<file path="flow/design.v">
`timescale 1ns / 1ps
module ControlUnit (
    input  logic        clk,
    input  logic        reset,
    input  logic [31:0] instrCode,
    output logic        regFileWe,
    output logic [ 3:0] aluControl,
    output logic        aluSrcMuxSel,
    output logic        dataWe,
    output logic [ 2:0] RFWDSrcMuxSel,
    output logic        branch,
    output logic        jal,
    output logic        jalr,
    output logic        PCEn,
    output logic        transfer,
    input  logic        ready
);
    wire [6:0] opcode = instrCode[6:0];
    wire [3:0] operators = {
        instrCode[30], instrCode[14:12]
    };   
    logic [10:0] signals;
    assign {PCEn, regFileWe, aluSrcMuxSel, dataWe, RFWDSrcMuxSel, branch, jal, jalr,transfer} = signals;
    typedef enum {
        FETCH,
        DECODE,
        R_EXE,
        I_EXE,
        B_EXE,
        LU_EXE,
        AU_EXE,
        J_EXE,
        JL_EXE,
        S_EXE,
        S_MEM,
        L_EXE,
        L_MEM,
        L_WB
    } state_e;
    state_e state, state_next;
    always_ff @(posedge clk, posedge reset) begin
        if (reset) state <= FETCH;
        else state <= state_next;
    end
    always_comb begin
        state_next = state;
        case (state)
            FETCH:  state_next = DECODE;
            DECODE: begin
                case (opcode)
                    7'b0110011:  state_next = R_EXE;
                    7'b0100011:  state_next = S_EXE;
                    7'b0000011:  state_next = L_EXE;
                    7'b0010011:  state_next = I_EXE;
                    7'b1100011:  state_next = B_EXE;
                    7'b0110111: state_next = LU_EXE;
                    7'b0010111: state_next = AU_EXE;
                    7'b1101111:  state_next = J_EXE;
                    7'b1100111: state_next = JL_EXE;
                endcase
            end
            R_EXE:  state_next = FETCH;
            S_EXE:  state_next = S_MEM;
            S_MEM:  if (ready) state_next = FETCH;
            L_EXE:  state_next = L_MEM;
            L_MEM:  if (ready) state_next = L_WB;
            L_WB:   state_next = FETCH;
            I_EXE:  state_next = FETCH;
            B_EXE:  state_next = FETCH;
            LU_EXE: state_next = FETCH;
            AU_EXE: state_next = FETCH;
            J_EXE:  state_next = FETCH;
            JL_EXE: state_next = FETCH;
        endcase
    end
    always_comb begin
        signals = 11'b0_0_0_0_000_0_0_0_0;
        aluControl = operators;
        case (state)
            FETCH:  signals = 11'b1_0_0_0_000_0_0_0_0;
            DECODE: signals = 11'b0_0_0_0_000_0_0_0_0;
            R_EXE:  signals = 11'b0_1_0_0_000_0_0_0_0;
            S_EXE: begin
                signals    = 11'b0_0_1_0_000_0_0_0_0;
                aluControl = 4'b0000;
            end
            S_MEM:  signals = 11'b0_0_1_1_000_0_0_0_1;
            L_EXE: begin
                signals = 11'b0_0_1_0_001_0_0_0_0;
                aluControl = 4'b0000;
            end
            L_MEM:  signals = 11'b0_0_1_0_001_0_0_0_1;
            L_WB:   signals = 11'b0_1_1_0_001_0_0_0_0;
            I_EXE: begin
                signals = 11'b0_1_1_0_000_0_0_0_0;
                if (operators == 4'b1101)
                    aluControl = operators;   
                else aluControl = {1'b0, operators[2:0]};   
            end
            B_EXE:  signals = 11'b0_0_0_0_000_1_0_0_0;
            LU_EXE: signals = 11'b0_1_0_0_010_0_0_0_0;
            AU_EXE: signals = 11'b0_1_0_0_011_0_0_0_0;
            J_EXE:  signals = 11'b0_1_0_0_100_0_1_0_0;
            JL_EXE: begin
                signals    = 11'b0_1_0_0_100_0_1_1_0;
                aluControl = 4'b0000;
            end
        endcase
    end
endmodule
`timescale 1ns / 1ps
module DataPath (
    input  logic        clk,
    input  logic        reset,
    input  logic        regFileWe,
    input  logic [ 3:0] aluControl,
    input  logic        aluSrcMuxSel,
    input  logic [ 2:0] RFWDSrcMuxSel,
    input  logic        branch,
    input  logic        jal,
    input  logic        jalr,
    input  logic        PCEn,
    output logic [31:0] instrMemAddr,
    input  logic [31:0] instrCode,
    output logic [31:0] dataAddr,
    output logic [31:0] dataWData,
    input  logic [31:0] dataRData
);
    logic [31:0] aluResult, RFData1, RFData2;
    logic [31:0] PCSrcData, PCOutData, PC_Imm_Adder_SrcMuxOut;
    logic [31:0] immExt, aluSrcMuxOut, RFWDSrcMuxOut;
    logic btaken, PCSrcMuxSel;
    logic [31:0] PC_Imm_AdderResult, PC_4_AdderResult, PCSrcMuxOut;
    logic [31:0] DecReg_RFData1, DecReg_RFData2, DecReg_immExt;
    logic [31:0] ExeReg_aluResult, ExeReg_RFData2, ExeReg_PCSrcMuxOut, MemAccReg_dataRData;
    assign instrMemAddr = PCOutData;
    assign dataAddr     = ExeReg_aluResult;
    assign dataWData    = ExeReg_RFData2;
    assign PCSrcMuxSel  = jal | (btaken & branch);
    RegisterFile U_RegFile (
        .clk(clk),
        .we(regFileWe),
        .RAddr1(instrCode[19:15]),
        .RAddr2(instrCode[24:20]),
        .WAddr(instrCode[11:7]),
        .WData(RFWDSrcMuxOut),
        .RData1(RFData1),
        .RData2(RFData2)
    );
    register U_DecReg_RFRD1 (
        .clk  (clk),
        .reset(reset),
        .d    (RFData1),
        .q    (DecReg_RFData1)
    );
    register U_DecReg_RFRD2 (
        .clk  (clk),
        .reset(reset),
        .d    (RFData2),
        .q    (DecReg_RFData2)
    );
    register U_ExeReg_RFRD2 (
        .clk  (clk),
        .reset(reset),
        .d    (DecReg_RFData2),
        .q    (ExeReg_RFData2)
    );
    mux_2x1 U_ALUSrcMux (
        .sel(aluSrcMuxSel),
        .x0 (DecReg_RFData2),
        .x1 (DecReg_immExt),
        .y  (aluSrcMuxOut)
    );
    register U_MemAccReg_dataRData (
        .clk  (clk),
        .reset(reset),
        .d    (dataRData),
        .q    (MemAccReg_dataRData)
    );
    mux_5x1 U_RFWDSrcMux (
        .sel(RFWDSrcMuxSel),
        .x0 (aluResult),
        .x1 (MemAccReg_dataRData),
        .x2 (DecReg_immExt),
        .x3 (PC_Imm_AdderResult),
        .x4 (PC_4_AdderResult),
        .y  (RFWDSrcMuxOut)
    );
    alu U_ALU (
        .aluControl(aluControl),
        .a(DecReg_RFData1),
        .b(aluSrcMuxOut),
        .btaken(btaken),
        .result(aluResult)
    );
    register U_ExeReg_ALU (
        .clk  (clk),
        .reset(reset),
        .d    (aluResult),
        .q    (ExeReg_aluResult)
    );
    extend U_ImmExtend (
        .instrCode(instrCode),
        .immExt(immExt)
    );
    register U_DecReg_ImmExtend (
        .clk  (clk),
        .reset(reset),
        .d    (immExt),
        .q    (DecReg_immExt)
    );
    mux_2x1 U_PC_Imm_Adder_SrcMux (
        .sel(jalr),
        .x0 (PCOutData),
        .x1 (RFData1),
        .y  (PC_Imm_Adder_SrcMuxOut)
    );
    adder U_PC_Imm_Adder (
        .a(DecReg_immExt),
        .b(PC_Imm_Adder_SrcMuxOut),
        .y(PC_Imm_AdderResult)
    );
    adder U_PC_4_Adder (
        .a(32'd4),
        .b(PCOutData),
        .y(PC_4_AdderResult)
    );
    mux_2x1 U_PCSrcMux (
        .sel(PCSrcMuxSel),
        .x0 (PC_4_AdderResult),
        .x1 (PC_Imm_AdderResult),
        .y  (PCSrcMuxOut)
    );
    register U_ExeReg_PCSrcMux (
        .clk  (clk),
        .reset(reset),
        .d    (PCSrcMuxOut),
        .q    (ExeReg_PCSrcMuxOut)
    );
    registerEn U_PC (
        .clk  (clk),
        .reset(reset),
        .en   (PCEn),
        .d    (ExeReg_PCSrcMuxOut),
        .q    (PCOutData)
    );
endmodule
module alu (
    input  logic [ 3:0] aluControl,
    input  logic [31:0] a,
    input  logic [31:0] b,
    output logic        btaken,
    output logic [31:0] result
);
    always_comb begin
        case (aluControl)
            4'b0000:    result = a + b;
            4'b1000:    result = a - b;
            4'b0001:    result = a << b;
            4'b0101:    result = a >> b;
            4'b1101:    result = $signed(a) >>> b[4:0];
            4'b0010:    result = ($signed(a) < $signed(b)) ? 1 : 0;
            4'b0011:   result = (a < b) ? 1 : 0;
            4'b0100:    result = a ^ b;
            4'b0110:     result = a | b;
            4'b0111:    result = a & b;
            default: result = 32'b0;
        endcase
    end
    always_comb begin : branch_processor
        btaken = 1'b0;
        case (aluControl[2:0])
            3'b000:    btaken = (a == b);
            3'b001:    btaken = (a != b);
            3'b100:    btaken = ($signed(a) < $signed(b));
            3'b101:    btaken = ($signed(a) >= $signed(b));
            3'b110:   btaken = (a < b);
            3'b111:   btaken = (a >= b);
            default: btaken = 1'b0;
        endcase
    end
endmodule
module register (
    input  logic        clk,
    input  logic        reset,
    input  logic [31:0] d,
    output logic [31:0] q
);
    always_ff @(posedge clk, posedge reset) begin
        if (reset) q <= 0;
        else q <= d;
    end
endmodule
module registerEn (
    input  logic        clk,
    input  logic        reset,
    input  logic        en,
    input  logic [31:0] d,
    output logic [31:0] q
);
    always_ff @(posedge clk, posedge reset) begin
        if (reset) q <= 0;
        else begin
            if (en) q <= d;
        end
    end
endmodule
module adder (
    input  logic [31:0] a,
    input  logic [31:0] b,
    output logic [31:0] y
);
    assign y = a + b;
endmodule
module RegisterFile (
    input  logic        clk,
    input  logic        we,
    input  logic [ 4:0] RAddr1,
    input  logic [ 4:0] RAddr2,
    input  logic [ 4:0] WAddr,
    input  logic [31:0] WData,
    output logic [31:0] RData1,
    output logic [31:0] RData2
);
    logic [31:0] RegFile[0:2**5-1];
    always_ff @(posedge clk) begin
        if (we) RegFile[WAddr] <= WData;
    end
    assign RData1 = (RAddr1 != 0) ? RegFile[RAddr1] : 32'b0;
    assign RData2 = (RAddr2 != 0) ? RegFile[RAddr2] : 32'b0;
endmodule
module mux_2x1 (
    input  logic        sel,
    input  logic [31:0] x0,
    input  logic [31:0] x1,
    output logic [31:0] y
);
    always_comb begin
        case (sel)
            1'b0:    y = x0;
            1'b1:    y = x1;
            default: y = 32'b0;
        endcase
    end
endmodule
module mux_5x1 (
    input  logic [ 2:0] sel,
    input  logic [31:0] x0,
    input  logic [31:0] x1,
    input  logic [31:0] x2,
    input  logic [31:0] x3,
    input  logic [31:0] x4,
    output logic [31:0] y
);
    always_comb begin
        y = 32'b0;
        case (sel)
            3'd0: y = x0;
            3'd1: y = x1;
            3'd2: y = x2;
            3'd3: y = x3;
            3'd4: y = x4;
        endcase
    end
endmodule
module extend (
    input  logic [31:0] instrCode,
    output logic [31:0] immExt
);
    wire [6:0] opcode = instrCode[6:0];
    wire [2:0] func3 = instrCode[14:12];
    always_comb begin
        immExt = 32'b0;
        case (opcode)
            7'b0110011: immExt = 32'b0;
            7'b0000011: immExt = {{20{instrCode[31]}}, instrCode[31:20]};
            7'b0100011:
            immExt = {{20{instrCode[31]}}, instrCode[31:25], instrCode[11:7]};
            7'b0010011: begin
                case (func3)
                    3'b001:  immExt = {27'b0, instrCode[24:20]};
                    3'b101:  immExt = {27'b0, instrCode[24:20]};
                    3'b011:  immExt = {20'b0, instrCode[31:20]};
                    default: immExt = {{20{instrCode[31]}}, instrCode[31:20]};
                endcase
            end
            7'b1100011:
            immExt = {
                {20{instrCode[31]}},
                instrCode[7],
                instrCode[30:25],
                instrCode[11:8],
                1'b0
            };
            7'b0110111: immExt = {instrCode[31:12], 12'b0};
            7'b0010111: immExt = {instrCode[31:12], 12'b0};
            7'b1101111:
            immExt = {
                {12{instrCode[31]}},
                instrCode[19:12],
                instrCode[20],
                instrCode[30:21],
                1'b0
            };
            7'b1100111: immExt = {{20{instrCode[31]}}, instrCode[31:20]};
            default: immExt = 32'b0;
        endcase
    end
endmodule
`timescale 1ns / 1ps
module RV32I_Core (
    input  logic        clk,
    input  logic        reset,
    input  logic [31:0] instrCode,
    output logic [31:0] instrMemAddr,
    output logic        dataWe,
    output logic [31:0] dataAddr,
    output logic [31:0] dataWData,
    input  logic [31:0] dataRData,
    output logic        transfer,
    input  logic        ready
);
    logic        regFileWe;
    logic [ 3:0] aluControl;
    logic        aluSrcMuxSel;
    logic [ 2:0] RFWDSrcMuxSel;
    logic        branch;
    logic        jal;
    logic        jalr;
    logic        PCEn;
    ControlUnit U_ControlUnit (.*);
    DataPath U_DataPath (.*);
endmodule
</file>
<file path="flow/config.mk">
export PLATFORM = sky130hd
export DESIGN_NAME = RV32I_Core
export DESIGN_NICKNAME = RV32I_Core
export VERILOG_FILES = /design/flow/design.v
export SDC_FILE = /design/flow/constraint.sdc
export NUM_CORES = 4
export LEC_CHECK = 0
export CAP_MARGIN = 20
export CORE_MARGIN = 2
export CORE_UTILIZATION = 57
export CTS_CLUSTER_DIAMETER = 28
export MAX_ROUTING_LAYER = met4
export SETUP_SLACK_MARGIN = 1.12
export SLEW_MARGIN = 20
</file>
<file path="flow/constraint.sdc">
create_clock -name core_clock -period 4.07 [get_ports {clk}]
set_input_delay 0.8140 -clock core_clock [delete_from_list [all_inputs] [get_ports {clk}]]
set_output_delay 0.8140 -clock core_clock [all_outputs]
set_load 0.01 [all_outputs]
</file>
<file path="flow/run.sh">
#!/bin/bash
# the make line also repeats each setting of config.mk as NAME=value (left out here)
make -C /OpenROAD-flow-scripts/flow DESIGN_CONFIG=/design/flow/config.mk WORK_HOME=/design/flow/orfs CLKGATE_MAP_FILE= finish
</file>
==> report_table.html, run 1 <==
<p>Metrics extracted from the flow reports.</p>
<table>
<tr><th>Metric</th><th>Value</th></tr>
<tr><th colspan="2">Worst setup path</th></tr>
<tr><td>Critical path depth</td><td>18</td></tr>
<tr><td>Data required time of the critical path</td><td>4690 ps</td></tr>
<tr><td>CP top delay family</td><td>multiplexers</td></tr>
<tr><td>Arrival time of data at the critical path endpoint</td><td>6210 ps</td></tr>
<tr><td>Endpoint of the worst-slack reg-to-reg timing path</td><td>U_DataPath.U_RegFile.RegFile[14][31]</td></tr>
<tr><td>End point of the critical path</td><td>U_DataPath.U_RegFile.RegFile[14][31]</td></tr>
<tr><td>Critical Path Start</td><td>U_DataPath.U_RegFile.RegFile[0][15]</td></tr>
<tr><td>Type of origin of the critical path</td><td>flip-flop</td></tr>
<tr><td>Slowest stage cell on the critical path</td><td>sky130_fd_sc_hd__edfxtp_1</td></tr>
<tr><td>Critical path type</td><td>reg -&gt; reg</td></tr>
<tr><td>Critical Path End Type</td><td>flip-flop</td></tr>
<tr><td>Critical Path Fanout Max</td><td>16</td></tr>
<tr><td>Max stage delay on crit path</td><td>540 ps</td></tr>
<tr><td>Number of cell instances on the worst register-to-register path</td><td>18</td></tr>
<tr><td>Critical-path cell list</td><td>mux4_2 &gt; mux4_2 &gt; mux2i_1 &gt; buf_4 &gt; nor2_1 &gt; mux2_2 &gt; ha_1 &gt; nand4_1 &gt; nor3_2 &gt; nand4_1 &gt; nand3_4 &gt; a31oi_4 &gt; o31a_1 &gt; o21a_2 &gt; o2111ai_2 &gt; nor3_4 &gt; buf_12 &gt; or3_4</td></tr>
<tr><td>Setup slack of the worst register-to-register path</td><td>-1530 ps</td></tr>
<tr><td>Buf+Inv Stages, Crit Path</td><td>2</td></tr>
<tr><td>Worst reg2reg path startpoint</td><td>U_DataPath.U_RegFile.RegFile[0][15]</td></tr>
<tr><th colspan="2">Placement</th></tr>
<tr><td>Count of input and output buffers</td><td>164</td></tr>
<tr><td>Routability Congestion</td><td>1.09</td></tr>
<tr><td>Post-DP Area</td><td>81,300 um^2</td></tr>
<tr><td>Dpl hpwl</td><td>190,000 um</td></tr>
<tr><th colspan="2">Pwr</th></tr>
<tr><td>Part of the power in registers</td><td>31.5%</td></tr>
<tr><td>Net switching power</td><td>0.0142 W</td></tr>
<tr><td>Total internal power</td><td>0.0337 W</td></tr>
<tr><td>Worst ir drop on vdd</td><td>586 uV</td></tr>
<tr><td>Leakage</td><td>35.5 nW</td></tr>
<tr><td>Sw frac</td><td>29.7%</td></tr>
<tr><td>Power Density</td><td>520 nW/um^2</td></tr>
<tr><td>Power drawn by the combinational cells</td><td>0.00888 W</td></tr>
<tr><td>PnR Total Power</td><td>0.0480 W</td></tr>
<tr><td>Power dissipated in sequential cells</td><td>0.0151 W</td></tr>
<tr><td>Proportion of power drawn by combinational gates</td><td>18.5%</td></tr>
<tr><td>Main power group</td><td>the clock network</td></tr>
<tr><td>Proportion of power drawn by the clock network</td><td>50.0%</td></tr>
<tr><td>Clock distribution power</td><td>0.0240 W</td></tr>
<tr><th colspan="2">STA</th></tr>
<tr><td>Final clock period utilization by the worst path</td><td>138%</td></tr>
<tr><td>Final Critical Period</td><td>5600 ps</td></tr>
<tr><td>Maximum achievable frequency</td><td>179 MHz</td></tr>
<tr><td>Max-slew violations</td><td>0</td></tr>
<tr><td>Worst Tran Pin Value</td><td>1170 ps</td></tr>
<tr><td>Final Hold Slack</td><td>366 ps</td></tr>
<tr><td>Number of setup violations in the final report</td><td>1,109</td></tr>
<tr><td>Number of hold-slack violations in the final timing report</td><td>0</td></tr>
<tr><td>Fin Setup TNS</td><td>-1,249,540 ps</td></tr>
<tr><td>Setup Skew</td><td>139 ps</td></tr>
<tr><td>RSZ-0062 raised after global routing</td><td>true</td></tr>
<tr><td>Worst slew margin relative to its limit</td><td>22.2%</td></tr>
<tr><td>Final Worst Setup Slack</td><td>-1530 ps</td></tr>
<tr><th colspan="2">Logic synthesis</th></tr>
<tr><td>Average instance area after synthesis</td><td>14.9 um^2</td></tr>
<tr><td>Post-synth cell types</td><td>99</td></tr>
<tr><td>Post-synthesis compound-gate area fraction</td><td>8.68%</td></tr>
<tr><td>Cell with the most instances after synthesis</td><td>sky130_fd_sc_hd__edfxtp_1</td></tr>
<tr><td>Top cell area share</td><td>45.1%</td></tr>
<tr><td>Number of nets in the synthesized netlist</td><td>4,770</td></tr>
<tr><td>Fraction of the mapped netlist area in simple logic gates</td><td>5.96%</td></tr>
<tr><td>Count of library flops with an enable pin</td><td>1,024</td></tr>
<tr><td>Top cells by count, synth</td><td>1,024 x sky130_fd_sc_hd__edfxtp_1, 646 x sky130_fd_sc_hd__mux4_2, 312 x sky130_fd_sc_hd__nand2_1</td></tr>
<tr><td>Top cells, area</td><td>sky130_fd_sc_hd__edfxtp_1 45%, sky130_fd_sc_hd__mux4_2 21%, sky130_fd_sc_hd__dfrtp_1 9.9%, sky130_fd_sc_hd__ha_1 2.2%, sky130_fd_sc_hd__mux2i_1 1.8%</td></tr>
<tr><td>Top FF cell, synth</td><td>sky130_fd_sc_hd__edfxtp_1</td></tr>
<tr><td>Number of warnings reported in the yosys synthesis log</td><td>8</td></tr>
<tr><td>Async set-or-reset flop fraction in the synthesized netlist</td><td>20.9%</td></tr>
<tr><td>Chip Area, Yosys</td><td>68,200 um^2</td></tr>
<tr><td>Number of standard cells reported by yosys</td><td>4,581</td></tr>
<tr><td>Number of standard cells after synthesis</td><td>4,581</td></tr>
<tr><td>Mux share</td><td>24.5%</td></tr>
<tr><td>Main kind of combinational logic by area</td><td>multiplexers</td></tr>
<tr><td>Fraction of the mapped netlist area in adder cells</td><td>2.26%</td></tr>
<tr><td>Register share after synthesis</td><td>55.0%</td></tr>
<tr><td>Yosys top cell by area</td><td>sky130_fd_sc_hd__edfxtp_1</td></tr>
<tr><td>Xor/xnor share</td><td>1.08%</td></tr>
<tr><td>Mapped Area</td><td>68,200 um^2</td></tr>
<tr><td>Ys flops</td><td>1,294</td></tr>
<tr><th colspan="2">Global route</th></tr>
<tr><td>Wire length of the first global-routing pass</td><td>448,000 um</td></tr>
<tr><td>Vias in the first global route</td><td>58,700</td></tr>
<tr><td>Number of antenna violations at the first check in global routing</td><td>23</td></tr>
<tr><td>Pin count of the biggest net entering global routing</td><td>74</td></tr>
<tr><td>All-Layer GR Usage</td><td>54.5%</td></tr>
<tr><td>Overall overflow remaining after global route</td><td>0</td></tr>
<tr><th colspan="2">Floorplan</th></tr>
<tr><td>Starting density of the core</td><td>57.6%</td></tr>
<tr><td>X dimension of the die</td><td>350 um</td></tr>
<tr><td>Standard-cell rows</td><td>126</td></tr>
<tr><td>Ports</td><td>165</td></tr>
<tr><td>Die H</td><td>350 um</td></tr>
<tr><td>Total die size</td><td>122,000 um^2</td></tr>
<tr><td>Std-Cell Core Area</td><td>118,000 um^2</td></tr>
<tr><th colspan="2">Detailed routing</th></tr>
<tr><td>Drt pass-1 iters</td><td>7</td></tr>
<tr><td>Via density per instance</td><td>7.67</td></tr>
<tr><td>DR DRC count</td><td>0</td></tr>
<tr><td>Final Routed Wirelength</td><td>335,000 um</td></tr>
<tr><td>Post-detailed-route count of antenna-violating nets</td><td>0</td></tr>
<tr><td>Vias post-DR</td><td>59,600</td></tr>
<tr><td>Number of design-rule violations left by the first detailed-router iteration</td><td>12,000</td></tr>
<tr><td>Avg WL per Cell</td><td>43.1 um</td></tr>
<tr><th colspan="2">Clock network</th></tr>
<tr><td>Num Clock Sinks</td><td>1,294</td></tr>
<tr><td>Number of buffers inserted for hold repair after clock tree synthesis</td><td>0</td></tr>
<tr><td>Clk latency of the worst-skew pair</td><td>960 ps</td></tr>
<tr><td>Clock tree from TritonCTS</td><td>yes</td></tr>
<tr><td>Master cell of the clock root buffer</td><td>sky130_fd_sc_hd__clkbuf_16</td></tr>
<tr><td>Longest Clk Path Bufs</td><td>4</td></tr>
<tr><td>TritonCTS Buffers</td><td>283</td></tr>
<tr><td>Clock transition at the registers of the reported paths</td><td>80 ps</td></tr>
<tr><td>Depth of the CTS H-tree</td><td>5</td></tr>
<tr><th colspan="2">Worst hold path</th></tr>
<tr><td>Hold Path Class</td><td>in -&gt; reg</td></tr>
<tr><td>HP Start</td><td>dataRData[26]</td></tr>
<tr><td>Hold EP</td><td>U_DataPath.U_MemAccReg_dataRData.q[26]</td></tr>
<tr><td>Hold path cells</td><td>1</td></tr>
<tr><th colspan="2">Flow run</th></tr>
<tr><td>Count of tool warnings</td><td>87</td></tr>
<tr><td>Reported max-cap violation count</td><td>0</td></tr>
<tr><th colspan="2">Finish</th></tr>
<tr><td>Fill cells</td><td>6,440</td></tr>
<tr><td>Post-layout instance area</td><td>92,300 um^2</td></tr>
<tr><td>Nets</td><td>6,140</td></tr>
<tr><td>Area growth from synthesis to layout</td><td>35.2%</td></tr>
<tr><td>Share of the core filled with cells</td><td>77.9%</td></tr>
<tr><th colspan="2">Outcome</th></tr>
<tr><td>Run status</td><td>failed layout checks</td></tr>
<tr><td>Layout violations</td><td>setup timing</td></tr>
</table>
## routing by layer
metal	vias up	part of all wire [%]	GRT usage (%)	wire length (um)
met3	2489	16	19.6	54800
met1	28400	30	62.2	99600
li1	21400	-	-	-
met4	0	12	45.0	39600
met2	7326	42	77.1	141000
met5	-	0	-	0
## cell type report
| class | instances | area [um^2] | share of cell area, % |
|---|---|---|---|
| clock inverters | 157 | 1780 | 1.93 |
| clock buffers | 328 | 7500 | 8.13 |
| diodes | 26 | 65.1 | 0.0705 |
| multi-input cells | 2849 | 30400 | 33.0 |
| repair buffers | 1405 | 12500 | 13.6 |
| inverters | 118 | 449 | 0.487 |
| well taps | 1600 | 2000 | 2.17 |
| flip-flops and latches | 1294 | 37500 | 40.7 |
## per-stage QoR
step / instances / worst slack [ps]
2_1_floorplan: 4581 / -1600
3_3_place_gp: 7212 / -2450
3_5_place_dp: 7212 / -2540
4_1_cts: 7741 / -1310
5_1_grt: 7776 / -1480
6_report: 7777 / -1530
## repair_timing
action / in CTS / in global routing
setup endpoints to repair: 1846 / 2090
endpoints found under the hold margin: 0 / 0
resized: 144 / 56
gates cloned: 8 / 2
setup buffers: 36 / 6
pin swaps: 28 / 14
==> run 2: changes to the inputs <==
- ABC_AREA: unset -> 1
- CTS_CLUSTER_DIAMETER: 28 -> unset
- CTS_CLUSTER_SIZE: unset -> 98
- MAX_ROUTING_LAYER: met4 -> unset
- SETUP_SLACK_MARGIN: 1.12 -> unset
- clock period: 4.07 -> 4.18 ns (I/O delays scaled with it)
==> run 2 against run 1 <==
Effect of this change:
- the layout still fails its checks (setup timing)
- worst setup slack improved by 1200 ps
- total power decreased by 20%
- cell area decreased by 3.6%
- global-route usage decreased by 4.3 points
- flip-flop count unchanged
- non-clock buffer count decreased by 87
- clock power decreased by 48%
- via count increased by 24%
==> report_table.html, run 2 <==
<p>Metrics extracted from the flow reports.</p>
<table>
<tr><th>Metric</th><th>Value</th></tr>
<tr><th colspan="2">Placement</th></tr>
<tr><td>Dpl hpwl</td><td>215,000 um (was 190,000 um)</td></tr>
<tr><td>Routability Congestion</td><td>1.09 (about the same)</td></tr>
<tr><td>Count of input and output buffers</td><td>164 (unchanged)</td></tr>
<tr><th colspan="2">Logic synthesis</th></tr>
<tr><td>Top cells by count, synth</td><td>1,349 x sky130_fd_sc_hd__o21ai_0, 1,320 x sky130_fd_sc_hd__nor2_1, 1,101 x sky130_fd_sc_hd__nand2_1 (was 1,024 x sky130_fd_sc_hd__edfxtp_1, 646 x sky130_fd_sc_hd__mux4_2, 312 x sky130_fd_sc_hd__nand2_1)</td></tr>
<tr><td>Number of standard cells reported by yosys</td><td>8,029 (was 4,581)</td></tr>
<tr><td>Number of nets in the synthesized netlist</td><td>8,218 (was 4,770)</td></tr>
<tr><td>Xor/xnor share</td><td>0.696% (was 1.08%)</td></tr>
<tr><td>Ys flops</td><td>1,294 (unchanged)</td></tr>
<tr><td>Register share after synthesis</td><td>53.2% (was 55.0%)</td></tr>
<tr><td>Count of library flops with an enable pin</td><td>1,024 (unchanged)</td></tr>
<tr><td>Mux share</td><td>0.0444% (was 24.5%)</td></tr>
<tr><td>Average instance area after synthesis</td><td>8.78 um^2 (was 14.9 um^2)</td></tr>
<tr><td>Mapped Area</td><td>70,500 um^2 (was 68,200 um^2)</td></tr>
<tr><td>Async set-or-reset flop fraction in the synthesized netlist</td><td>20.9% (unchanged)</td></tr>
<tr><td>Chip Area, Yosys</td><td>70,500 um^2 (was 68,200 um^2)</td></tr>
<tr><td>Yosys top cell by area</td><td>sky130_fd_sc_hd__edfxtp_1 (unchanged)</td></tr>
<tr><td>Post-synth cell types</td><td>61 (was 99)</td></tr>
<tr><td>Number of standard cells after synthesis</td><td>8,029 (was 4,581)</td></tr>
<tr><td>Post-synthesis compound-gate area fraction</td><td>20.2% (was 8.68%)</td></tr>
<tr><td>Top cell area share</td><td>43.6% (was 45.1%)</td></tr>
<tr><td>Fraction of the mapped netlist area in simple logic gates</td><td>18.1% (was 5.96%)</td></tr>
<tr><td>Main kind of combinational logic by area</td><td>AND-OR/OR-AND gates (was multiplexers)</td></tr>
<tr><td>Fraction of the mapped netlist area in adder cells</td><td>2.19% (was 2.26%)</td></tr>
<tr><td>Top FF cell, synth</td><td>sky130_fd_sc_hd__edfxtp_1 (unchanged)</td></tr>
<tr><td>Cell with the most instances after synthesis</td><td>sky130_fd_sc_hd__o21ai_0 (was sky130_fd_sc_hd__edfxtp_1)</td></tr>
<tr><td>Number of warnings reported in the yosys synthesis log</td><td>8 (unchanged)</td></tr>
<tr><td>Top cells, area</td><td>sky130_fd_sc_hd__edfxtp_1 44%, sky130_fd_sc_hd__o21ai_0 9.6%, sky130_fd_sc_hd__dfrtp_1 9.5%, sky130_fd_sc_hd__nor2_1 7.0%, sky130_fd_sc_hd__nand2_1 5.9% (was sky130_fd_sc_hd__edfxtp_1 45%, sky130_fd_sc_hd__mux4_2 21%, sky130_fd_sc_hd__dfrtp_1 9.9%, sky130_fd_sc_hd__ha_1 2.2%, sky130_fd_sc_hd__mux2i_1 1.8%)</td></tr>
<tr><th colspan="2">STA</th></tr>
<tr><td>RSZ-0062 raised after global routing</td><td>true (unchanged)</td></tr>
<tr><td>Maximum achievable frequency</td><td>222 MHz</td></tr>
<tr><td>Max-slew violations</td><td>0 (unchanged)</td></tr>
<tr><td>Final Worst Setup Slack</td><td>-315 ps (was -1530 ps)</td></tr>
<tr><td>Setup Skew</td><td>65.7 ps (was 139 ps)</td></tr>
<tr><td>Worst slew margin relative to its limit</td><td>32.1% (was 22.2%)</td></tr>
<tr><td>Fin Setup TNS</td><td>-178,390 ps (was -1,249,540 ps)</td></tr>
<tr><td>Final Hold Slack</td><td>373 ps (was 366 ps)</td></tr>
<tr><td>Worst Tran Pin Value</td><td>1020 ps (was 1170 ps)</td></tr>
<tr><td>Number of setup violations in the final report</td><td>1,019 (was 1,109)</td></tr>
<tr><td>Final clock period utilization by the worst path</td><td>108% (was 138%)</td></tr>
<tr><td>Number of hold-slack violations in the final timing report</td><td>0 (unchanged)</td></tr>
<tr><td>Final Critical Period</td><td>4500 ps</td></tr>
<tr><th colspan="2">Detailed routing</th></tr>
<tr><td>Avg WL per Cell</td><td>30.8 um (was 43.1 um)</td></tr>
<tr><td>Final Routed Wirelength</td><td>328,000 um (was 335,000 um)</td></tr>
<tr><td>Via density per instance</td><td>6.92 (was 7.67)</td></tr>
<tr><td>Number of design-rule violations left by the first detailed-router iteration</td><td>15,100 (was 12,000)</td></tr>
<tr><td>DR DRC count</td><td>0 (unchanged)</td></tr>
<tr><td>Post-detailed-route count of antenna-violating nets</td><td>0 (unchanged)</td></tr>
<tr><td>Vias post-DR</td><td>73,700 (was 59,600)</td></tr>
<tr><td>Drt pass-1 iters</td><td>10 (was 7)</td></tr>
<tr><th colspan="2">Pwr</th></tr>
<tr><td>Power drawn by the combinational cells</td><td>0.0108 W (was 0.00888 W)</td></tr>
<tr><td>Sw frac</td><td>33.0% (was 29.7%)</td></tr>
<tr><td>Net switching power</td><td>0.0127 W (was 0.0142 W)</td></tr>
<tr><td>Main power group</td><td>registers (was the clock network)</td></tr>
<tr><td>PnR Total Power</td><td>0.0386 W (was 0.0480 W)</td></tr>
<tr><td>Worst ir drop on vdd</td><td>561 uV (was 586 uV)</td></tr>
<tr><td>Total internal power</td><td>0.0258 W (was 0.0337 W)</td></tr>
<tr><td>Power dissipated in sequential cells</td><td>0.0152 W (was 0.0151 W)</td></tr>
<tr><td>Leakage</td><td>35.1 nW (was 35.5 nW)</td></tr>
<tr><td>Power Density</td><td>433 nW/um^2 (was 520 nW/um^2)</td></tr>
<tr><td>Part of the power in registers</td><td>39.5% (was 31.5%)</td></tr>
<tr><td>Proportion of power drawn by the clock network</td><td>32.5% (was 50.0%)</td></tr>
<tr><td>Proportion of power drawn by combinational gates</td><td>28.0% (was 18.5%)</td></tr>
<tr><td>Clock distribution power</td><td>0.0125 W (was 0.0240 W)</td></tr>
<tr><th colspan="2">Finish</th></tr>
<tr><td>Area growth from synthesis to layout</td><td>26.1% (was 35.2%)</td></tr>
<tr><td>Nets</td><td>9,094 (was 6,140)</td></tr>
<tr><td>Share of the core filled with cells</td><td>72.2% (was 77.9%)</td></tr>
<tr><th colspan="2">Global route</th></tr>
<tr><td>Number of antenna violations at the first check in global routing</td><td>18 (was 23)</td></tr>
<tr><td>Wire length of the first global-routing pass</td><td>461,000 um (was 448,000 um)</td></tr>
<tr><td>Vias in the first global route</td><td>68,500 (was 58,700)</td></tr>
<tr><td>All-Layer GR Usage</td><td>50.1% (was 54.5%)</td></tr>
<tr><td>Overall overflow remaining after global route</td><td>0 (unchanged)</td></tr>
<tr><td>Pin count of the biggest net entering global routing</td><td>135 (was 74)</td></tr>
<tr><th colspan="2">Flow run</th></tr>
<tr><td>Count of tool warnings</td><td>95 (was 87)</td></tr>
<tr><td>Reported max-cap violation count</td><td>0 (unchanged)</td></tr>
<tr><th colspan="2">Clock network</th></tr>
<tr><td>TritonCTS Buffers</td><td>136 (was 283)</td></tr>
<tr><td>Master cell of the clock root buffer</td><td>sky130_fd_sc_hd__clkbuf_16 (unchanged)</td></tr>
<tr><td>Depth of the CTS H-tree</td><td>4 (was 5)</td></tr>
<tr><td>Longest Clk Path Bufs</td><td>3 (was 4)</td></tr>
<tr><td>Clock transition at the registers of the reported paths</td><td>70 ps (was 80 ps)</td></tr>
<tr><td>Clock tree from TritonCTS</td><td>yes (unchanged)</td></tr>
<tr><td>Clk latency of the worst-skew pair</td><td>820 ps (was 960 ps)</td></tr>
<tr><td>Num Clock Sinks</td><td>1,294 (unchanged)</td></tr>
<tr><th colspan="2">Floorplan</th></tr>
<tr><td>Total die size</td><td>127,000 um^2 (was 122,000 um^2)</td></tr>
<tr><td>Standard-cell rows</td><td>129 (was 126)</td></tr>
<tr><td>Std-Cell Core Area</td><td>123,000 um^2 (was 118,000 um^2)</td></tr>
<tr><td>Ports</td><td>165 (unchanged)</td></tr>
<tr><td>Starting density of the core</td><td>57.3% (was 57.6%)</td></tr>
<tr><td>Die H</td><td>356 um (was 350 um)</td></tr>
<tr><td>X dimension of the die</td><td>356 um (was 350 um)</td></tr>
<tr><th colspan="2">Worst setup path</th></tr>
<tr><td>Max stage delay on crit path</td><td>310 ps (was 540 ps)</td></tr>
<tr><td>Data required time of the critical path</td><td>4670 ps (was 4690 ps)</td></tr>
<tr><td>Slowest stage cell on the critical path</td><td>sky130_fd_sc_hd__ha_1 (was sky130_fd_sc_hd__edfxtp_1)</td></tr>
<tr><td>Critical Path End Type</td><td>flip-flop (unchanged)</td></tr>
<tr><td>Arrival time of data at the critical path endpoint</td><td>4990 ps (was 6210 ps)</td></tr>
<tr><td>Endpoint of the worst-slack reg-to-reg timing path</td><td>U_DataPath.U_RegFile.RegFile[0][25] (was U_DataPath.U_RegFile.RegFile[14][31])</td></tr>
<tr><td>Setup slack of the worst register-to-register path</td><td>-270 ps (was -1530 ps)</td></tr>
<tr><td>Number of cell instances on the worst register-to-register path</td><td>25 (was 18)</td></tr>
<tr><td>Critical path type</td><td>in -&gt; reg (was reg -&gt; reg)</td></tr>
<tr><td>Buf+Inv Stages, Crit Path</td><td>8 (was 2)</td></tr>
<tr><td>Worst reg2reg path startpoint</td><td>U_ControlUnit.state[11] (was U_DataPath.U_RegFile.RegFile[0][15])</td></tr>
<tr><td>Critical path depth</td><td>27 (was 18)</td></tr>
<tr><td>CP top delay family</td><td>AND-OR/OR-AND gates (was multiplexers)</td></tr>
<tr><td>End point of the critical path</td><td>U_DataPath.U_RegFile.RegFile[30][17] (was U_DataPath.U_RegFile.RegFile[14][31])</td></tr>
<tr><td>Type of origin of the critical path</td><td>input port (was flip-flop)</td></tr>
<tr><td>Critical Path Start</td><td>instrCode[16] (was U_DataPath.U_RegFile.RegFile[0][15])</td></tr>
<tr><td>Critical Path Fanout Max</td><td>32 (was 16)</td></tr>
<tr><th colspan="2">Outcome</th></tr>
<tr><td>Layout violations</td><td>setup timing (unchanged)</td></tr>
<tr><td>Run status</td><td>failed layout checks (unchanged)</td></tr>
<tr><th colspan="2">Worst hold path</th></tr>
<tr><td>Hold Path Class</td><td>in -&gt; async (was in -&gt; reg)</td></tr>
</table>
## run 2: through the flow
| stage | instance area (um^2) | std cells | setup WS (ps) |
|---|---|---|---|
| after floorplan | 71000 | 8029 | -279 |
| after global placement | 82300 | 10300 | -1250 |
| after detailed placement | 82300 | 10300 | -1290 |
| after CTS | 88100 | 10600 | -144 |
| after global routing | 88900 | 10600 | -467 |
| final | 88900 | 10700 | -315 |
## run 2: routing by layer
metal  vias up  part of all wire (%)  global-route usage, %
met1     33900                    33                   64.4
li1      30500                     -                      -
met4        14                   9.2                   34.0
met2      7424                    41                   72.3
met3      1909                    16                   16.3
met5         -                 0.043                  0.264
## run 2: area by class of cell
type	count	area (um^2)
clock inverter	67	857
fill	8888	34200
antenna	9	22.5
clock buffer	175	3690
multi-input combinational	5712	30400
sequential	1294	37500
inverter	440	1750
tap	1637	2050
timing repair buffer	1318	12600
timing repair inverter	3	38.8
## run 2: what timing repair did
item                       4_1_cts  5_1_grt
buffers inserted                15       18
resized                        211      100
cloned                          12       13
setup endpoints to repair     1065     1062
pin swaps                       30       20
hold buffers                     0        0
==> run 3: changes to the inputs <==
- CAP_MARGIN: 20 -> 10
- CELL_PAD_IN_SITES_DETAIL_PLACEMENT: unset -> 2
- CORE_ASPECT_RATIO: unset -> 0.62
- CORE_UTILIZATION: 57 -> 50
- CTS_CLUSTER_DIAMETER: unset -> 399
- CTS_CLUSTER_SIZE: 98 -> unset
- GPL_TIMING_DRIVEN: unset -> 0
- MAX_ROUTING_LAYER: unset -> met5
- MIN_ROUTING_LAYER: unset -> met1
- PLACE_DENSITY: unset -> 0.5
- SLEW_MARGIN: 20 -> 40
- TNS_END_PERCENT: unset -> 10
- clock period: 4.18 -> 8.0 ns (I/O delays scaled with it)
==> run 3 against run 2 <==
Effect of this change:
- the flow now stops in 3_5_place_dp
- synthesized cell count unchanged
- area after synthesis did not move
- die area rose by 14%
==> report_table.html, run 3 <==
<h2>Synthesis and place &amp; route</h2>
<table>
<tr><th>Metric</th><th>Value</th></tr>
<tr><th colspan="2">Logic synthesis</th></tr>
<tr><td>Fraction of the mapped netlist area in adder cells</td><td>2.19% (unchanged)</td></tr>
<tr><td>Mapped Area</td><td>70,500 um^2 (unchanged)</td></tr>
<tr><td>Top cells by count, synth</td><td>1,349 x sky130_fd_sc_hd__o21ai_0, 1,320 x sky130_fd_sc_hd__nor2_1, 1,101 x sky130_fd_sc_hd__nand2_1 (unchanged)</td></tr>
<tr><td>Register share after synthesis</td><td>53.2% (unchanged)</td></tr>
<tr><td>Number of standard cells reported by yosys</td><td>8,029 (unchanged)</td></tr>
<tr><td>Average instance area after synthesis</td><td>8.78 um^2 (unchanged)</td></tr>
<tr><td>Chip Area, Yosys</td><td>70,500 um^2 (unchanged)</td></tr>
<tr><td>Number of nets in the synthesized netlist</td><td>8,218 (unchanged)</td></tr>
<tr><td>Async set-or-reset flop fraction in the synthesized netlist</td><td>20.9% (unchanged)</td></tr>
<tr><td>Number of standard cells after synthesis</td><td>8,029 (unchanged)</td></tr>
<tr><td>Fraction of the mapped netlist area in simple logic gates</td><td>18.1% (unchanged)</td></tr>
<tr><td>Post-synth cell types</td><td>61 (unchanged)</td></tr>
<tr><td>Cell with the most instances after synthesis</td><td>sky130_fd_sc_hd__o21ai_0 (unchanged)</td></tr>
<tr><td>Top cell area share</td><td>43.6% (unchanged)</td></tr>
<tr><td>Xor/xnor share</td><td>0.696% (unchanged)</td></tr>
<tr><td>Mux share</td><td>0.0444% (unchanged)</td></tr>
<tr><td>Ys flops</td><td>1,294 (unchanged)</td></tr>
<tr><td>Yosys top cell by area</td><td>sky130_fd_sc_hd__edfxtp_1 (unchanged)</td></tr>
<tr><td>Count of library flops with an enable pin</td><td>1,024 (unchanged)</td></tr>
<tr><td>Number of warnings reported in the yosys synthesis log</td><td>8 (unchanged)</td></tr>
<tr><td>Top cells, area</td><td>sky130_fd_sc_hd__edfxtp_1 44%, sky130_fd_sc_hd__o21ai_0 9.6%, sky130_fd_sc_hd__dfrtp_1 9.5%, sky130_fd_sc_hd__nor2_1 7.0%, sky130_fd_sc_hd__nand2_1 5.9% (unchanged)</td></tr>
<tr><td>Post-synthesis compound-gate area fraction</td><td>20.2% (unchanged)</td></tr>
<tr><td>Main kind of combinational logic by area</td><td>AND-OR/OR-AND gates (unchanged)</td></tr>
<tr><td>Top FF cell, synth</td><td>sky130_fd_sc_hd__edfxtp_1 (unchanged)</td></tr>
<tr><th colspan="2">Outcome</th></tr>
<tr><td>Run status</td><td>aborted with a tool error (was failed layout checks)</td></tr>
<tr><td>Halt point of the flow</td><td>3_5_place_dp</td></tr>
<tr><td>First error line in the log</td><td>[ERROR DPL-0033] detailed placement checks failed during check placement.</td></tr>
<tr><th colspan="2">Placement</th></tr>
<tr><td>Routability Congestion</td><td>1.21 (was 1.09)</td></tr>
<tr><td>Count of input and output buffers</td><td>160 (was 164)</td></tr>
<tr><th colspan="2">Floorplan</th></tr>
<tr><td>X dimension of the die</td><td>481 um (was 356 um)</td></tr>
<tr><td>Standard-cell rows</td><td>108 (was 129)</td></tr>
<tr><td>Die H</td><td>300 um (was 356 um)</td></tr>
<tr><td>Ports</td><td>165 (unchanged)</td></tr>
<tr><td>Total die size</td><td>144,000 um^2 (was 127,000 um^2)</td></tr>
<tr><td>Std-Cell Core Area</td><td>140,000 um^2 (was 123,000 um^2)</td></tr>
<tr><td>Starting density of the core</td><td>50.4% (was 57.3%)</td></tr>
</table>
[run 3: through the flow]
step	std cells	power (W)	setup WS, ps	setup TNS [ps]	hold slack, ps
global placement	10100	0.0126	-3940	-2917230	361
floorplan	8029	0.0103	1620	0	349
==> run 4: changes to the inputs <==
- ABC_AREA: 1 -> unset
- CAP_MARGIN: 10 -> 20
- CELL_PAD_IN_SITES_DETAIL_PLACEMENT: 2 -> unset
- CORE_ASPECT_RATIO: 0.62 -> unset
- CORE_UTILIZATION: 50 -> 40
- CTS_CLUSTER_DIAMETER: 399 -> unset
- GPL_TIMING_DRIVEN: 0 -> unset
- MAX_ROUTING_LAYER: met5 -> unset
- MIN_ROUTING_LAYER: met1 -> unset
- PLACE_DENSITY: 0.5 -> unset
- SETUP_SLACK_MARGIN: unset -> 0.04
- SLEW_MARGIN: 40 -> 20
- TNS_END_PERCENT: 10 -> unset
- clock period: 8.0 -> 7.32 ns (I/O delays scaled with it)
==> run 4 against run 3 <==
Effect of this change:
- the run now finishes clean
- synthesized cell count fell by 43%
- die area rose by 21%
- area after synthesis fell by 3.3%
==> report_table.html, run 4 <==
<p>Metrics extracted from the flow reports.</p>
<table>
<tr><th>Metric</th><th>Value</th></tr>
<tr><th colspan="2">Finish</th></tr>
<tr><td>Fill cells</td><td>14,500</td></tr>
<tr><td>Post-layout instance area</td><td>78,700 um^2</td></tr>
<tr><td>Share of the core filled with cells</td><td>46.4%</td></tr>
<tr><td>Area growth from synthesis to layout</td><td>15.3%</td></tr>
<tr><td>Area taken by multi-input logic gates</td><td>29,300 um^2</td></tr>
<tr><td>Nets</td><td>4,998</td></tr>
<tr><td>FF/Latch Area</td><td>37,500 um^2</td></tr>
<tr><th colspan="2">Logic synthesis</th></tr>
<tr><td>Main kind of combinational logic by area</td><td>multiplexers (was AND-OR/OR-AND gates)</td></tr>
<tr><td>Post-synth cell types</td><td>99 (was 61)</td></tr>
<tr><td>Async set-or-reset flop fraction in the synthesized netlist</td><td>20.9% (unchanged)</td></tr>
<tr><td>Fraction of the mapped netlist area in simple logic gates</td><td>5.96% (was 18.1%)</td></tr>
<tr><td>Ys flops</td><td>1,294 (unchanged)</td></tr>
<tr><td>Number of nets in the synthesized netlist</td><td>4,770 (was 8,218)</td></tr>
<tr><td>Number of standard cells after synthesis</td><td>4,581 (was 8,029)</td></tr>
<tr><td>Yosys top cell by area</td><td>sky130_fd_sc_hd__edfxtp_1 (unchanged)</td></tr>
<tr><td>Number of standard cells reported by yosys</td><td>4,581 (was 8,029)</td></tr>
<tr><td>Average instance area after synthesis</td><td>14.9 um^2 (was 8.78 um^2)</td></tr>
<tr><td>Xor/xnor share</td><td>1.08% (was 0.696%)</td></tr>
<tr><td>Mapped Area</td><td>68,200 um^2 (was 70,500 um^2)</td></tr>
<tr><td>Number of warnings reported in the yosys synthesis log</td><td>8 (unchanged)</td></tr>
<tr><td>Fraction of the mapped netlist area in adder cells</td><td>2.26% (was 2.19%)</td></tr>
<tr><td>Mux share</td><td>24.5% (was 0.0444%)</td></tr>
<tr><td>Top cells, area</td><td>sky130_fd_sc_hd__edfxtp_1 45%, sky130_fd_sc_hd__mux4_2 21%, sky130_fd_sc_hd__dfrtp_1 9.9%, sky130_fd_sc_hd__ha_1 2.2%, sky130_fd_sc_hd__mux2i_1 1.8% (was sky130_fd_sc_hd__edfxtp_1 44%, sky130_fd_sc_hd__o21ai_0 9.6%, sky130_fd_sc_hd__dfrtp_1 9.5%, sky130_fd_sc_hd__nor2_1 7.0%, sky130_fd_sc_hd__nand2_1 5.9%)</td></tr>
<tr><td>Count of library flops with an enable pin</td><td>1,024 (unchanged)</td></tr>
<tr><td>Chip Area, Yosys</td><td>68,200 um^2 (was 70,500 um^2)</td></tr>
<tr><td>Post-synthesis compound-gate area fraction</td><td>8.68% (was 20.2%)</td></tr>
<tr><td>Top cell area share</td><td>45.1% (was 43.6%)</td></tr>
<tr><td>Cell with the most instances after synthesis</td><td>sky130_fd_sc_hd__edfxtp_1 (was sky130_fd_sc_hd__o21ai_0)</td></tr>
<tr><td>Register share after synthesis</td><td>55.0% (was 53.2%)</td></tr>
<tr><td>Top FF cell, synth</td><td>sky130_fd_sc_hd__edfxtp_1 (unchanged)</td></tr>
<tr><td>Top cells by count, synth</td><td>1,024 x sky130_fd_sc_hd__edfxtp_1, 646 x sky130_fd_sc_hd__mux4_2, 312 x sky130_fd_sc_hd__nand2_1 (was 1,349 x sky130_fd_sc_hd__o21ai_0, 1,320 x sky130_fd_sc_hd__nor2_1, 1,101 x sky130_fd_sc_hd__nand2_1)</td></tr>
<tr><th colspan="2">Global route</th></tr>
<tr><td>Overall overflow remaining after global route</td><td>0</td></tr>
<tr><td>All-Layer GR Usage</td><td>28.5%</td></tr>
<tr><td>Wire length of the first global-routing pass</td><td>350,000 um</td></tr>
<tr><td>Number of antenna violations at the first check in global routing</td><td>6</td></tr>
<tr><td>Pin count of the biggest net entering global routing</td><td>149</td></tr>
<tr><td>Vias in the first global route</td><td>46,200</td></tr>
<tr><th colspan="2">Worst setup path</th></tr>
<tr><td>Buf+Inv Stages, Crit Path</td><td>4</td></tr>
<tr><td>Critical path depth</td><td>19</td></tr>
<tr><td>End point of the critical path</td><td>U_DataPath.U_RegFile.RegFile[10][26]</td></tr>
<tr><td>Data required time of the critical path</td><td>7860 ps</td></tr>
<tr><td>Arrival time of data at the critical path endpoint</td><td>7390 ps</td></tr>
<tr><td>Cell occurring most often along the worst timing path</td><td>sky130_fd_sc_hd__buf_4</td></tr>
<tr><td>Worst reg2reg path startpoint</td><td>U_ControlUnit.state[3]</td></tr>
<tr><td>Number of cell instances on the worst register-to-register path</td><td>19</td></tr>
<tr><td>Max stage delay on crit path</td><td>830 ps</td></tr>
<tr><td>Critical Path Fanout Max</td><td>32</td></tr>
<tr><td>Critical Path End Type</td><td>flip-flop</td></tr>
<tr><td>Slowest stage cell on the critical path</td><td>sky130_fd_sc_hd__or4_1</td></tr>
<tr><td>Setup slack of the worst register-to-register path</td><td>470 ps</td></tr>
<tr><td>Critical path type</td><td>reg -&gt; reg</td></tr>
<tr><td>Critical-path cell list</td><td>or4_1 &gt; nor2_4 &gt; mux2i_4 &gt; inv_2 &gt; ha_1 &gt; o21ai_0 &gt; o21a_1 &gt; o21ai_1 &gt; a2bb2oi_1 &gt; a21oi_1 &gt; buf_4 &gt; o41ai_1 &gt; buf_4 &gt; nor2_1 &gt; mux2i_1 &gt; o211ai_1 &gt; or3_1 &gt; a21o_1 &gt; buf_12</td></tr>
<tr><td>CP top delay family</td><td>AND-OR/OR-AND gates</td></tr>
<tr><td>Type of origin of the critical path</td><td>flip-flop</td></tr>
<tr><td>Endpoint of the worst-slack reg-to-reg timing path</td><td>U_DataPath.U_RegFile.RegFile[10][26]</td></tr>
<tr><td>Critical Path Start</td><td>U_ControlUnit.state[3]</td></tr>
<tr><th colspan="2">Floorplan</th></tr>
<tr><td>Die H</td><td>417 um (was 300 um)</td></tr>
<tr><td>Std-Cell Core Area</td><td>169,000 um^2 (was 140,000 um^2)</td></tr>
<tr><td>Total die size</td><td>174,000 um^2 (was 144,000 um^2)</td></tr>
<tr><td>X dimension of the die</td><td>417 um (was 481 um)</td></tr>
<tr><td>Ports</td><td>165 (unchanged)</td></tr>
<tr><td>Starting density of the core</td><td>40.3% (was 50.4%)</td></tr>
<tr><td>Standard-cell rows</td><td>151 (was 108)</td></tr>
<tr><th colspan="2">Worst hold path</th></tr>
<tr><td>Hold path cells</td><td>0</td></tr>
<tr><td>HP Start</td><td>U_DataPath.U_DecReg_RFRD2.q[21]</td></tr>
<tr><td>Hold Path Class</td><td>reg -&gt; reg</td></tr>
<tr><td>Hold EP</td><td>U_DataPath.U_ExeReg_RFRD2.q[21]</td></tr>
<tr><th colspan="2">STA</th></tr>
<tr><td>Number of hold-slack violations in the final timing report</td><td>0</td></tr>
<tr><td>RSZ-0062 raised after global routing</td><td>false</td></tr>
<tr><td>Fin Setup TNS</td><td>0 ps</td></tr>
<tr><td>Setup Skew</td><td>43.7 ps</td></tr>
<tr><td>Final Critical Period</td><td>6850 ps</td></tr>
<tr><td>Maximum achievable frequency</td><td>146 MHz</td></tr>
<tr><td>Number of setup violations in the final report</td><td>0</td></tr>
<tr><td>Max-slew violations</td><td>0</td></tr>
<tr><td>Final Hold Slack</td><td>428 ps</td></tr>
<tr><td>Worst Tran Pin Value</td><td>1230 ps</td></tr>
<tr><td>Final Worst Setup Slack</td><td>470 ps</td></tr>
<tr><td>Worst slew margin relative to its limit</td><td>17.5%</td></tr>
<tr><td>Final clock period utilization by the worst path</td><td>93.6%</td></tr>
<tr><th colspan="2">Detailed routing</th></tr>
<tr><td>Final Routed Wirelength</td><td>249,000 um</td></tr>
<tr><td>Avg WL per Cell</td><td>34.9 um</td></tr>
<tr><td>Drt pass-1 iters</td><td>8</td></tr>
<tr><td>Vias post-DR</td><td>46,800</td></tr>
<tr><td>DR DRC count</td><td>0</td></tr>
<tr><td>Via density per instance</td><td>6.55</td></tr>
<tr><td>Post-detailed-route count of antenna-violating nets</td><td>0</td></tr>
<tr><td>Number of design-rule violations left by the first detailed-router iteration</td><td>6,150</td></tr>
<tr><th colspan="2">Clock network</th></tr>
<tr><td>Longest Clk Path Bufs</td><td>3</td></tr>
<tr><td>Clock tree from TritonCTS</td><td>yes</td></tr>
<tr><td>Buffers inserted by post-CTS timing repair</td><td>0</td></tr>
<tr><td>Clk latency of the worst-skew pair</td><td>820 ps</td></tr>
<tr><td>Number of buffers inserted for hold repair after clock tree synthesis</td><td>0</td></tr>
<tr><td>Master cell of the clock root buffer</td><td>sky130_fd_sc_hd__clkbuf_16</td></tr>
<tr><td>Post-cts sizing count</td><td>0</td></tr>
<tr><td>Depth of the CTS H-tree</td><td>4</td></tr>
<tr><td>Clock transition at the registers of the reported paths</td><td>60 ps</td></tr>
<tr><td>Num Clock Sinks</td><td>1,294</td></tr>
<tr><td>TritonCTS Buffers</td><td>138</td></tr>
<tr><th colspan="2">Pwr</th></tr>
<tr><td>Power dissipated in sequential cells</td><td>0.00847 W</td></tr>
<tr><td>Sw frac</td><td>28.5%</td></tr>
<tr><td>Worst ir drop on vdd</td><td>269 uV</td></tr>
<tr><td>Total internal power</td><td>0.0136 W</td></tr>
<tr><td>Power Density</td><td>242 nW/um^2</td></tr>
<tr><td>Net switching power</td><td>0.00543 W</td></tr>
<tr><td>Power drawn by the combinational cells</td><td>0.00352 W</td></tr>
<tr><td>Part of the power in registers</td><td>44.4%</td></tr>
<tr><td>Proportion of power drawn by combinational gates</td><td>18.5%</td></tr>
<tr><td>Clock distribution power</td><td>0.00707 W</td></tr>
<tr><td>Leakage</td><td>27.9 nW</td></tr>
<tr><td>Main power group</td><td>registers</td></tr>
<tr><td>Proportion of power drawn by the clock network</td><td>37.1%</td></tr>
<tr><th colspan="2">Flow run</th></tr>
<tr><td>Count of tool warnings</td><td>88</td></tr>
<tr><td>Reported max-cap violation count</td><td>0</td></tr>
<tr><th colspan="2">Placement</th></tr>
<tr><td>Post-DP Area</td><td>74,100 um^2</td></tr>
<tr><td>Count of input and output buffers</td><td>164 (was 160)</td></tr>
<tr><td>Dpl hpwl</td><td>168,000 um</td></tr>
<tr><td>Routability Congestion</td><td>1.02 (was 1.21)</td></tr>
<tr><td>Setup slack after placement</td><td>69.2 ps</td></tr>
<tr><th colspan="2">Outcome</th></tr>
<tr><td>Run status</td><td>timing/DRC/antenna clean (was aborted with a tool error)</td></tr>
</table>
run 4: layout make-up:
type                            count  share of cell area [%]
Clock inverter                     87                    1.12
Sequential cell                  1294                    47.7
Antenna cell                        4                  0.0127
Multi-Input combinational cell   2844                    37.3
Tap cell                         2218                    3.53
Inverter                          118                   0.568
Clock buffer                      166                    4.67
Timing Repair Buffer              413                    5.13
run 4: stage by stage:
stage,total power [W],instances
floorplan,0.0106,4581
global placement,0.0120,6884
detailed placement,0.0120,6887
CTS,0.0191,7140
global route,0.0196,7140
finish,0.0191,7144
run 4: layer usage:
metal	vias to the layer above	track usage (%)	wire length, um
li1	19000	-	-
met1	24200	34.9	89100
met2	2843	47.2	121000
met3	716	5.55	21700
met4	8	16.6	17100
met5	-	0	45
==> run 5: changes to the inputs <==
- CAP_MARGIN: 20 -> 30
- CORE_UTILIZATION: 40 -> 65
- CTS_CLUSTER_DIAMETER: unset -> 294
- GPL_ROUTABILITY_DRIVEN: unset -> 1
- SETUP_SLACK_MARGIN: 0.04 -> unset
- clock period: 7.32 -> 5.26 ns (I/O delays scaled with it)
==> run 5 against run 4 <==
Effect of this change:
- the run now fails in 5_1_grt
- die area down 38%
- synthesized cell count unchanged
- area after synthesis is the same
==> report_table.html, run 5 <==
<h2>Synthesis and place &amp; route</h2>
<table>
<tr><th>Metric</th><th>Value</th></tr>
<tr><th colspan="2">Clock network</th></tr>
<tr><td>TritonCTS Buffers</td><td>131 (was 138)</td></tr>
<tr><td>Num Clock Sinks</td><td>1,294 (unchanged)</td></tr>
<tr><td>Longest Clk Path Bufs</td><td>3 (unchanged)</td></tr>
<tr><td>Depth of the CTS H-tree</td><td>4 (unchanged)</td></tr>
<tr><td>Master cell of the clock root buffer</td><td>sky130_fd_sc_hd__clkbuf_16 (unchanged)</td></tr>
<tr><th colspan="2">Logic synthesis</th></tr>
<tr><td>Fraction of the mapped netlist area in simple logic gates</td><td>5.96% (unchanged)</td></tr>
<tr><td>Fraction of the mapped netlist area in adder cells</td><td>2.26% (unchanged)</td></tr>
<tr><td>Count of library flops with an enable pin</td><td>1,024 (unchanged)</td></tr>
<tr><td>Xor/xnor share</td><td>1.08% (unchanged)</td></tr>
<tr><td>Async set-or-reset flop fraction in the synthesized netlist</td><td>20.9% (unchanged)</td></tr>
<tr><td>Register share after synthesis</td><td>55.0% (unchanged)</td></tr>
<tr><td>Number of standard cells after synthesis</td><td>4,581 (unchanged)</td></tr>
<tr><td>Top cells by count, synth</td><td>1,024 x sky130_fd_sc_hd__edfxtp_1, 646 x sky130_fd_sc_hd__mux4_2, 312 x sky130_fd_sc_hd__nand2_1 (unchanged)</td></tr>
<tr><td>Mapped Area</td><td>68,200 um^2 (unchanged)</td></tr>
<tr><td>Number of warnings reported in the yosys synthesis log</td><td>8 (unchanged)</td></tr>
<tr><td>Top cell area share</td><td>45.1% (unchanged)</td></tr>
<tr><td>Number of standard cells reported by yosys</td><td>4,581 (unchanged)</td></tr>
<tr><td>Top cells, area</td><td>sky130_fd_sc_hd__edfxtp_1 45%, sky130_fd_sc_hd__mux4_2 21%, sky130_fd_sc_hd__dfrtp_1 9.9%, sky130_fd_sc_hd__ha_1 2.2%, sky130_fd_sc_hd__mux2i_1 1.8% (unchanged)</td></tr>
<tr><td>Yosys top cell by area</td><td>sky130_fd_sc_hd__edfxtp_1 (unchanged)</td></tr>
<tr><td>Post-synthesis compound-gate area fraction</td><td>8.68% (unchanged)</td></tr>
<tr><td>Number of nets in the synthesized netlist</td><td>4,770 (unchanged)</td></tr>
<tr><td>Average instance area after synthesis</td><td>14.9 um^2 (unchanged)</td></tr>
<tr><td>Chip Area, Yosys</td><td>68,200 um^2 (unchanged)</td></tr>
<tr><td>Ys flops</td><td>1,294 (unchanged)</td></tr>
<tr><td>Main kind of combinational logic by area</td><td>multiplexers (unchanged)</td></tr>
<tr><td>Top FF cell, synth</td><td>sky130_fd_sc_hd__edfxtp_1 (unchanged)</td></tr>
<tr><td>Post-synth cell types</td><td>99 (unchanged)</td></tr>
<tr><td>Mux share</td><td>24.5% (unchanged)</td></tr>
<tr><td>Cell with the most instances after synthesis</td><td>sky130_fd_sc_hd__edfxtp_1 (unchanged)</td></tr>
<tr><th colspan="2">Floorplan</th></tr>
<tr><td>Starting density of the core</td><td>65.7% (was 40.3%)</td></tr>
<tr><td>Ports</td><td>165 (unchanged)</td></tr>
<tr><td>Standard-cell rows</td><td>118 (was 151)</td></tr>
<tr><td>Die H</td><td>328 um (was 417 um)</td></tr>
<tr><td>X dimension of the die</td><td>328 um (was 417 um)</td></tr>
<tr><td>Std-Cell Core Area</td><td>104,000 um^2 (was 169,000 um^2)</td></tr>
<tr><td>Total die size</td><td>108,000 um^2 (was 174,000 um^2)</td></tr>
<tr><th colspan="2">Placement</th></tr>
<tr><td>Routability Congestion</td><td>1.10 (was 1.02)</td></tr>
<tr><td>Count of input and output buffers</td><td>164 (unchanged)</td></tr>
<tr><td>Dpl hpwl</td><td>200,000 um (was 168,000 um)</td></tr>
<tr><td>Cells after DPL</td><td>6,629 (was 6,887)</td></tr>
<tr><td>Post-DP Area</td><td>78,300 um^2 (was 74,100 um^2)</td></tr>
<tr><td>Setup slack after placement</td><td>-1470 ps (was 69.2 ps)</td></tr>
<tr><th colspan="2">Outcome</th></tr>
<tr><td>Halt point of the flow</td><td>5_1_grt</td></tr>
<tr><td>First error line in the log</td><td>[ERROR GRT-0232] Routing congestion too high. Check the congestion heatmap in the GUI.</td></tr>
<tr><td>Run status</td><td>aborted with a tool error (was timing/DRC/antenna clean)</td></tr>
<tr><th colspan="2">Global route</th></tr>
<tr><td>All-Layer GR Usage</td><td>78.2%</td></tr>
<tr><td>Overall overflow remaining after global route</td><td>52</td></tr>
</table>
==> run 5: metrics by stage <==
step | total power, W | hold slack, ps
global placement | 0.0176 | 381
floorplan | 0.0148 | 353
detailed placement | 0.0177 | 372
CTS | 0.0277 | 418
==> run 5: repair_timing <==
action	4_1_cts
gates resized	102
pin swaps	11
buffers inserted	24
gates cloned	7
setup endpoints to repair	927
hold buffers	0
==> run 5: routing by layer <==
layer / overflow / GRT usage, %
met1: 5 / 79.0
met2: 28 / 91.1
met3: 2 / 67.7
met4: 17 / 73.7
met5: 0 / 42.4
==> run 6: changes to the inputs <==
- CAP_MARGIN: 30 -> 20
- CORE_UTILIZATION: 65 -> 67
- CTS_CLUSTER_DIAMETER: 294 -> unset
- CTS_CLUSTER_SIZE: unset -> 36
- GPL_ROUTABILITY_DRIVEN: 1 -> unset
- clock period: 5.26 -> 5.28 ns (I/O delays scaled with it)
==> run 6 against run 5 <==
Effect of this change:
- the flow again stops in 5_1_grt
- die area down 2.9%
- synthesized cell count unchanged
- area after synthesis unchanged
==> report_table.html, run 6 <==
<h2>Synthesis and place &amp; route</h2>
<table>
<tr><th>Metric</th><th>Value</th></tr>
<tr><th colspan="2">Placement</th></tr>
<tr><td>Cells after DPL</td><td>6,577 (was 6,629)</td></tr>
<tr><td>Post-DP Area</td><td>77,800 um^2 (was 78,300 um^2)</td></tr>
<tr><td>Count of input and output buffers</td><td>164 (unchanged)</td></tr>
<tr><td>Dpl hpwl</td><td>207,000 um (was 200,000 um)</td></tr>
<tr><td>Routability Congestion</td><td>1.15 (was 1.10)</td></tr>
<tr><th colspan="2">Logic synthesis</th></tr>
<tr><td>Top cells by count, synth</td><td>1,024 x sky130_fd_sc_hd__edfxtp_1, 646 x sky130_fd_sc_hd__mux4_2, 312 x sky130_fd_sc_hd__nand2_1 (unchanged)</td></tr>
<tr><td>Average instance area after synthesis</td><td>14.9 um^2 (unchanged)</td></tr>
<tr><td>Fraction of the mapped netlist area in adder cells</td><td>2.26% (unchanged)</td></tr>
<tr><td>Post-synthesis compound-gate area fraction</td><td>8.68% (unchanged)</td></tr>
<tr><td>Cell with the most instances after synthesis</td><td>sky130_fd_sc_hd__edfxtp_1 (unchanged)</td></tr>
<tr><td>Ys flops</td><td>1,294 (unchanged)</td></tr>
<tr><td>Register share after synthesis</td><td>55.0% (unchanged)</td></tr>
<tr><td>Number of standard cells reported by yosys</td><td>4,581 (unchanged)</td></tr>
<tr><td>Top cell area share</td><td>45.1% (unchanged)</td></tr>
<tr><td>Xor/xnor share</td><td>1.08% (unchanged)</td></tr>
<tr><td>Count of library flops with an enable pin</td><td>1,024 (unchanged)</td></tr>
<tr><td>Yosys top cell by area</td><td>sky130_fd_sc_hd__edfxtp_1 (unchanged)</td></tr>
<tr><td>Fraction of the mapped netlist area in simple logic gates</td><td>5.96% (unchanged)</td></tr>
<tr><td>Async set-or-reset flop fraction in the synthesized netlist</td><td>20.9% (unchanged)</td></tr>
<tr><td>Main kind of combinational logic by area</td><td>multiplexers (unchanged)</td></tr>
<tr><td>Post-synth cell types</td><td>99 (unchanged)</td></tr>
<tr><td>Number of nets in the synthesized netlist</td><td>4,770 (unchanged)</td></tr>
<tr><td>Mux share</td><td>24.5% (unchanged)</td></tr>
<tr><td>Chip Area, Yosys</td><td>68,200 um^2 (unchanged)</td></tr>
<tr><td>Mapped Area</td><td>68,200 um^2 (unchanged)</td></tr>
<tr><td>Top FF cell, synth</td><td>sky130_fd_sc_hd__edfxtp_1 (unchanged)</td></tr>
<tr><td>Top cells, area</td><td>sky130_fd_sc_hd__edfxtp_1 45%, sky130_fd_sc_hd__mux4_2 21%, sky130_fd_sc_hd__dfrtp_1 9.9%, sky130_fd_sc_hd__ha_1 2.2%, sky130_fd_sc_hd__mux2i_1 1.8% (unchanged)</td></tr>
<tr><td>Number of standard cells after synthesis</td><td>4,581 (unchanged)</td></tr>
<tr><td>Number of warnings reported in the yosys synthesis log</td><td>8 (unchanged)</td></tr>
<tr><th colspan="2">Clock network</th></tr>
<tr><td>Depth of the CTS H-tree</td><td>4 (unchanged)</td></tr>
<tr><td>TritonCTS Buffers</td><td>134 (was 131)</td></tr>
<tr><td>Num Clock Sinks</td><td>1,294 (unchanged)</td></tr>
<tr><td>Master cell of the clock root buffer</td><td>sky130_fd_sc_hd__clkbuf_16 (unchanged)</td></tr>
<tr><td>Longest Clk Path Bufs</td><td>3 (unchanged)</td></tr>
<tr><th colspan="2">Floorplan</th></tr>
<tr><td>Standard-cell rows</td><td>117 (was 118)</td></tr>
<tr><td>Die H</td><td>323 um (was 328 um)</td></tr>
<tr><td>Ports</td><td>165 (unchanged)</td></tr>
<tr><td>Starting density of the core</td><td>67.2% (was 65.7%)</td></tr>
<tr><td>Std-Cell Core Area</td><td>101,000 um^2 (was 104,000 um^2)</td></tr>
<tr><td>X dimension of the die</td><td>323 um (was 328 um)</td></tr>
<tr><td>Total die size</td><td>104,000 um^2 (was 108,000 um^2)</td></tr>
<tr><th colspan="2">Outcome</th></tr>
<tr><td>Halt point of the flow</td><td>5_1_grt (unchanged)</td></tr>
<tr><td>First error line in the log</td><td>[ERROR GRT-0116] Global routing finished with congestion. Check the congestion regions in the DRC Viewer. (was [ERROR GRT-0232] Routing congestion too high. Check the congestion heatmap in the GUI.)</td></tr>
<tr><td>Run status</td><td>aborted with a tool error (unchanged)</td></tr>
<tr><th colspan="2">Global route</th></tr>
<tr><td>All-Layer GR Usage</td><td>81.5%</td></tr>
<tr><td>Overall overflow remaining after global route</td><td>2</td></tr>
</table>
-- run 6: timing repair --
item | 4_1_cts
resized | 188
gates cloned | 26
endpoints found under the setup margin | 900
hold buffers | 0
pin swaps | 39
buffers inserted | 48
-- run 6: layer usage --
metal | global-route usage (%) | overflow
met4 | 77.8 | 0
met2 | 92.2 | 1
met1 | 82.0 | 0
met3 | 73.0 | 1
met5 | 51.6 | 0
-- run 6: metrics by stage --
step,worst slack [ps],hold WS [ps]
after global placement,-1520,438
after CTS,-268,437
after detailed placement,-1700,451
after floorplan,-668,353
Power is estimated from default activity; no workload was simulated.
